==> run F <==
Design breakout, start of the top module:
module breakout(
    input logic clk,
    input logic right,
    input logic left,
    input logic reset,
    output logic [2:0] red,
    output logic [2:0] green,
    output logic [2:0] blue,
    output logic hsync,
    output logic vsync
    );
logic [9:0] xpos;
logic [9:0] ypos;
vga signal_generator_inst(clk, reset, hsync, vsync, xpos, ypos);
game game_inst(clk, xpos, ypos, right, left, reset, red, green, blue);                                                                  
endmodule
clock: 11.5 ns
lec_check: 0
cap_margin: 35
core_margin: 5
core_utilization: 40
hold_slack_margin: 0.3
setup_slack_margin: 1.28
slew_margin: 35
run.sh (not shown) runs the stock make flow with config.mk's settings and CLKGATE_MAP_FILE=.
==> run B (differences from run F) <==
==> flow/config.mk (replaced) <==
export PLATFORM = sky130hd
export DESIGN_NAME = breakout
export DESIGN_NICKNAME = breakout
export VERILOG_FILES = /design/flow/design.v
export SDC_FILE = /design/flow/constraint.sdc
export NUM_CORES = 4
export LEC_CHECK = 0
export CAP_MARGIN = 10
export CORE_ASPECT_RATIO = 0.66
export CORE_MARGIN = 8
export CORE_UTILIZATION = 31
export GPL_ROUTABILITY_DRIVEN = 0
export GPL_TIMING_DRIVEN = 1
export HOLD_SLACK_MARGIN = 0.3
export SETUP_SLACK_MARGIN = 2.81
export SLEW_MARGIN = 15
==> qor summary <==
item	run F	run B
NumNets Final	1264	1267
GR Layer Usage met2	29.73%	20.12%
Switching Fraction	30.08%	25.88%
Area occupied by multi-input gates	6359 um2	6351 um2
Met3 Usage GRT	3.059%	3.961%
Syn-to-layout area delta	8.773%	10.04%
Sequential cell fraction of total power	43.2%	42.7%
DRT met1 WL	13.05 mm	14.83 mm
Core area	24960 um2	31900 um2
Met1 Track Usage GR	26.52%	22.68%
Final routed wire length divided by cell count	17.75 um	17.67 um
Worst clock skew	0.01647 ns	0.008240 ns
Clock-pin transition on the worst setup and hold timing paths	0.08 ns	0.06 ns
Status	timing/DRC/antenna clean	timing/DRC/antenna clean

---

==> exp/maple <==
Starting RTL as in the previous note.
Settings: LEC_CHECK=0, CAP_MARGIN=20, CORE_MARGIN=2, CORE_UTILIZATION=24, CTS_CLUSTER_DIAMETER=70, MIN_ROUTING_LAYER=met2, PLACE_DENSITY_LB_ADDON=0.07, SLEW_MARGIN=20, TNS_END_PERCENT=35; clock period 8.29 ns.
==> exp/garnet: changes against exp/maple <==
- CORE_UTILIZATION: 24 -> 40
- CTS_CLUSTER_DIAMETER: 70 -> unset
- MIN_ROUTING_LAYER: met2 -> unset
- PLACE_DENSITY_LB_ADDON: 0.07 -> unset
- TNS_END_PERCENT: 35 -> unset
==> flow/constraint.sdc (replaced) <==
create_clock -name core_clock -period 8.0 [get_ports {clk}]
set_input_delay 1.6000 -clock core_clock [delete_from_list [all_inputs] [get_ports {clk}]]
set_output_delay 1.6000 -clock core_clock [all_outputs]
set_load 0.01 [all_outputs]
==> qor summary <==
metric	exp/garnet	exp/maple
Result of the run	complete, no violations	complete, no violations
Tap cell instance count	330	532
Layout Cells excl Fill	1505	1712
Met1 wire length	13100 µm	0 µm
Number of instances in the placed design	1473	1680
Internal	1.32 mW	1.29 mW
Worst-margin pin slew	0.960 ns	1.05 ns
Post-detailed-placement cell area	10300 µm²	10600 µm²
Core Area	25000 µm²	41100 µm²
Flop pwr share	0.431	0.424
Global-route wire length before repair	44100 µm	52800 µm
Ratio of routed vias to standard cells	5.66	6.92
Final worst setup slack	1.62 ns	1.63 ns
Slowest cell on the critical path	sky130_fd_sc_hd__a2111oi_0	sky130_fd_sc_hd__a211oi_1
Initial DRC Count	695	1336
Met2 WL post-DR	12200 µm	16900 µm
Post-placement worst setup slack	2.07 ns	2.27 ns
Total power of the final layout	1.89 mW	1.85 mW

---

==> quartz <==
Starting RTL as in the previous note.
make LEC_CHECK=0 ABC_AREA=0 CAP_MARGIN=20 CORE_ASPECT_RATIO=1.23 CORE_MARGIN=2 CORE_UTILIZATION=72 CTS_CLUSTER_DIAMETER=397 CTS_CLUSTER_SIZE=97 PLACE_DENSITY=0.39 SLEW_MARGIN=20 TNS_END_PERCENT=10 finish   # period 4.36 ns
==> inputs of onyx, as changes to quartz <==
ABC_AREA = not set   (was 0)
CORE_ASPECT_RATIO = not set   (was 1.23)
CORE_UTILIZATION = 40   (was 72)
CTS_CLUSTER_DIAMETER = not set   (was 397)
CTS_CLUSTER_SIZE = not set   (was 97)
PLACE_DENSITY = not set   (was 0.39)
SETUP_SLACK_MARGIN = -0.14   (was not set)
TNS_END_PERCENT = not set   (was 10)
==> flow/constraint.sdc (replaced) <==
create_clock -name core_clock -period 6.49 [get_ports {clk}]
set_input_delay 1.2980 -clock core_clock [delete_from_list [all_inputs] [get_ports {clk}]]
set_output_delay 1.2980 -clock core_clock [all_outputs]
set_load 0.01 [all_outputs]
==> qor summary <==
| quantity | onyx | quartz |
|---|---|---|
| Status | finished clean | failed layout checks |
| Reasons for failing layout checks | - | setup timing |
| Final routed wire length divided by cell count | 17.9 um | 20.5 um |
| Worst setup margin | 0.527 ns | -0.520 ns |
| Non-clock buffer instance count of the final layout | 24 | 99 |
| Reg-to-reg slack, setup | 2.78 ns | 0.78 ns |
| Endpoint of the worst setup timing path | blue[2] | green[2] |
| Critical path data required time | 5.19 ns | 3.49 ns |
| Number of warning messages in the logs | 37 | 39 |
| Multi-input combinational cell area | 6350 um2 | 6460 um2 |
| Standard-cell rows | 58 | 47 |
| Pin count of the biggest net entering global routing | 113 | 87 |
| Critical path startpoint | game_inst.paddlePosition[2] | game_inst.a[2] |
| ClkCell Share | 5.80% | 5.09% |
| Cell Count Post-Placement | 1474 | 1384 |
| Post-CTS sizing | 0 | 50 |
| Clkbuf count | 17 | 18 |
| Ratio of routed vias to standard cells | 5.76 | 6.76 |
| Nets | 1266 | 1341 |
| Number of post-CTS setup repair buffers | 0 | 3 |
| Routability cong. | 0.853 | 0.972 |
| Clock network power | 0.00105 W | 0.00149 W |
| GRT Total Usage | 20.7% | 39.0% |
| First-pass iteration count of the detailed router | 7 | 8 |
| Worst min-delay path startpoint | game_inst.brick_alive93 | game_inst.brick_alive86 |
| Clock skew after layout | 0.0163 ns | 0.00855 ns |
| Logic share of the area | 58.1% | 57.0% |
Power and IR drop assume default switching activity.
